// division_float_32
module division_float_32(clock, start, operand1, operand2, result, finish, illegal);
Settings: LEC_CHECK=0, ABC_AREA=0, CAP_MARGIN=5, CELL_PAD_IN_SITES_DETAIL_PLACEMENT=0, CORE_ASPECT_RATIO=0.89, CORE_MARGIN=2, CORE_UTILIZATION=63, MAX_ROUTING_LAYER=met5, PLACE_DENSITY=0.57, SLEW_MARGIN=20, TNS_END_PERCENT=5; clock period 5.57 ns.
run.sh (not shown) runs the stock make flow with config.mk's settings and CLKGATE_MAP_FILE=.
The first run went through all stages and came out clean.
Next try:
- CAP_MARGIN: 5 -> 20
- CORE_UTILIZATION: 63 -> 70
- CTS_CLUSTER_SIZE: unset -> 24
- PLACE_DENSITY: 0.57 -> unset
- SETUP_SLACK_MARGIN: unset -> 1.3
- TNS_END_PERCENT: 5 -> 50
- clock period: 5.57 -> 5.14 ns (I/O delays scaled with it)
Result: This time the run stopped in 5_1_grt. Area after synthesis is unchanged. Synthesized cell count does not change. Die area came out lower by 9.8%.
Next try:
- ABC_AREA: 0 -> unset
- CELL_PAD_IN_SITES_DETAIL_PLACEMENT: 0 -> unset
- CORE_ASPECT_RATIO: 0.89 -> unset
- CORE_UTILIZATION: 70 -> 33
- CTS_CLUSTER_SIZE: 24 -> unset
- MAX_ROUTING_LAYER: met5 -> unset
- SETUP_SLACK_MARGIN: 1.3 -> unset
- TNS_END_PERCENT: 50 -> unset
- clock period: 5.14 -> 5.05 ns (I/O delays scaled with it)
What happened: Now the flow finished clean. Area after synthesis is unchanged. Die area grows by well over a third. Synthesized cell count stays the same.


The RTL this note starts from:
==> flow/design.v <==
`timescale 1ns / 1ps
module division_float_32(clock, start, operand1, operand2, result, finish, illegal);
	input clock;  
	input start;  
	input [31:0] operand1, operand2;  
	output reg [31:0] result;  
	output reg finish;  
	output illegal;  
	reg [7:0] exponent;
	reg [23:0] significand1, significand2;
	reg [95:0] temp_operand1, temp_operand2;  
	reg [95:0] sub_result;
	reg [5:0] step;  
	always @(posedge clock) begin  
		if(start) begin
			significand1 = {1'b1, operand1[22:0]};
			significand2 = {1'b1, operand2[22:0]};
			temp_operand1 = {significand1, 24'b0};  
			temp_operand2 = {significand2, 48'b0};  
			finish = 0;
			step = 0;
		end
		if(step == 48) begin  
			sub_result = temp_operand1;  
			exponent = 127 + operand1[30:23] - operand2[30:23];
			if(sub_result[72:48] * 2 > significand2) begin
				sub_result = sub_result + 1;
			end
			if(sub_result[24]) begin
				result[22:0] = sub_result[23:1];
			end else begin
				exponent = exponent - 1;
				result[22:0] = sub_result[22:0];
			end
			if((127 + operand1[30:23]) < operand2[30:23]) begin
				exponent = 0;
			end
			result[31] = operand1[31] ^ operand2[31];
			result[30:23] = exponent;
			if(operand1 == 0) result = 0;
			finish = 1;
		end else begin  
			temp_operand1 = temp_operand1 << 1;  
			if (temp_operand1 >= temp_operand2) temp_operand1 = temp_operand1 - temp_operand2 + 1;
			step = step + 1;  
		end
	end
	assign illegal = (operand2 == 0) ? 1 : 0;  
endmodule
export LEC_CHECK = 0
export ABC_AREA = 0
export CAP_MARGIN = 20
export CELL_PAD_IN_SITES_DETAIL_PLACEMENT = 0
export CORE_ASPECT_RATIO = 0.89
export CORE_MARGIN = 3
export CORE_UTILIZATION = 67
export CTS_CLUSTER_SIZE = 24
export MAX_ROUTING_LAYER = met5
export SLEW_MARGIN = 20
export TNS_END_PERCENT = 50
create_clock -name core_clock -period 5.14 [get_ports {clock}]
Edit:
- CORE_MARGIN: 3 -> 2
- CORE_UTILIZATION: 67 -> 70
- CTS_CLUSTER_SIZE: 24 -> 36
- clock period: 5.14 -> 4.01 ns (I/O delays scaled with it)
After rerunning: This time the run ended with an error in clock tree synthesis (DPL-0038). Die size fell by 6.3%. Synthesized area stays the same. Synthesized cell count is unchanged.
Edit:
- ABC_AREA: 0 -> unset
- CELL_PAD_IN_SITES_DETAIL_PLACEMENT: 0 -> unset
- CORE_ASPECT_RATIO: 0.89 -> unset
- CORE_UTILIZATION: 70 -> 68
- CTS_CLUSTER_SIZE: 36 -> unset
- MAX_ROUTING_LAYER: met5 -> unset
- PLACE_DENSITY: unset -> 0.41
- TNS_END_PERCENT: 50 -> unset
- clock period: 4.01 -> 5.8 ns (I/O delays scaled with it)
Result:
- Now the flow ran to the end with no violations
- synthesized area is unchanged
- synthesized cell count does not change
- die area rose by 2.9%
Edit:
- CORE_UTILIZATION: 68 -> 58
- CTS_CLUSTER_SIZE: unset -> 37
- HOLD_SLACK_MARGIN: unset -> 0.29
- PLACE_DENSITY: 0.41 -> unset
- SETUP_SLACK_MARGIN: unset -> 0.86
- clock period: 5.8 -> 2.94 ns (I/O delays scaled with it)
With this change the flow stopped in global routing.
Die size rose by 17%.
Synthesized cell count does not change.
Area after synthesis is unchanged.


RTL: the design.v shown in full above, as it stands there.
make LEC_CHECK=0 CAP_MARGIN=20 CORE_MARGIN=2 CORE_UTILIZATION=40 SLEW_MARGIN=20 finish   # period 5.05 ns
Edit:
- CORE_UTILIZATION: 40 -> 66
- clock period: 5.05 -> 4.07 ns (I/O delays scaled with it)
=> The new run aborted during 5_1_grt with GRT-0232. Area after synthesis does not change. Die area decreases by 39%. Synthesized cell count is unchanged.
Edit:
- ABC_AREA: not set -> 1
- CORE_UTILIZATION: 66 -> 68
- PLACE_DENSITY: not set -> 0.38
- clock period: 4.07 -> 4.77 ns (I/O delays scaled with it)
Result: With this change the flow produced a clean layout; area after synthesis rises by about 18%; synthesized cell count came out higher by about 60%; die area increases by 15%.
Edit:
- ABC_AREA: 1 -> not set
- CORE_UTILIZATION: 68 -> 69
- CTS_CLUSTER_SIZE: not set -> 25
- PLACE_DENSITY: 0.38 -> not set
- SETUP_SLACK_MARGIN: not set -> 0.97
- clock period: 4.77 -> 4.96 ns (I/O delays scaled with it)
Result: The changed run died in 5_1_grt; area after synthesis is lower by 15%; die area is lower by 16%; synthesized cell count is lower by 37%.


// division_float_32: RTL as listed in full above, without the edits since
export LEC_CHECK = 0
export CAP_MARGIN = 20
export CORE_MARGIN = 2
export CORE_UTILIZATION = 68
export CTS_CLUSTER_SIZE = 62
export SETUP_SLACK_MARGIN = 0.76
export SLEW_MARGIN = 20
create_clock -name core_clock -period 4.98 [get_ports {clock}]
The first run completed without violations.
Next try:
Settings changed: CORE_UTILIZATION 68 to 58, CTS_CLUSTER_SIZE 62 to unset, SETUP_SLACK_MARGIN 0.76 to 1.13.
Clock period 4.98 ns to 4.07 ns, I/O delays scaled along.
The changed run completed, yet does not pass: negative setup slack.
Count of clock-buffer cells in the layout fell by 1.
Sequential share of layout area fell by 3.7 points.
Cell count climbs by about 20%.
Next try:
Settings changed: CORE_ASPECT_RATIO set to 0.71, CTS_CLUSTER_SIZE set to 37, HOLD_SLACK_MARGIN set to 0.29, PLACE_DENSITY_LB_ADDON set to 0.03, SETUP_SLACK_MARGIN 1.13 to 0.86, TNS_END_PERCENT set to 15.
Clock period 4.07 ns to 2.94 ns, I/O delays scaled along.
Result: Now the flow never finished: it broke off in global routing (5_1_grt) (GRT-0232). Synthesized area stays the same. Synthesized cell count is unchanged. Die size hardly moves.
Next try:
Settings changed: ABC_AREA set to 1, CORE_ASPECT_RATIO 0.71 to unset, CORE_UTILIZATION 58 to 40, CTS_CLUSTER_DIAMETER set to 202, CTS_CLUSTER_SIZE 37 to unset, HOLD_SLACK_MARGIN 0.29 to unset, PLACE_DENSITY_LB_ADDON 0.03 to unset, SETUP_SLACK_MARGIN 0.86 to 1.48, TNS_END_PERCENT 15 to unset.
Clock period 2.94 ns to 5.5 ns, I/O delays scaled along.
What happened:
- Now the flow passed the timing, design-rule and antenna checks
- synthesized area increases by 18%
- synthesized cell count increases by 59%
- die area increases by 70%
Next try:
Settings changed: ABC_AREA 1 to unset, CTS_CLUSTER_DIAMETER 202 to unset, SETUP_SLACK_MARGIN 1.48 to unset.
What happened: Non-clock buffer count rises by 3. Total power goes down by 15%. Global-route usage decreases by 5.9 points. Clock skew grows by 4.7 ps. Final cell count decreases by 33%. First-iteration DRC count came out lower by 36%. Clock power goes down by about 6%. Sequential share of layout area went up by 4.1 points. Routed wire length shrinks by 34%. Hold slack gets worse by 4.3 ps. Final area went down by 18%.
Power and IR drop assume default switching activity.
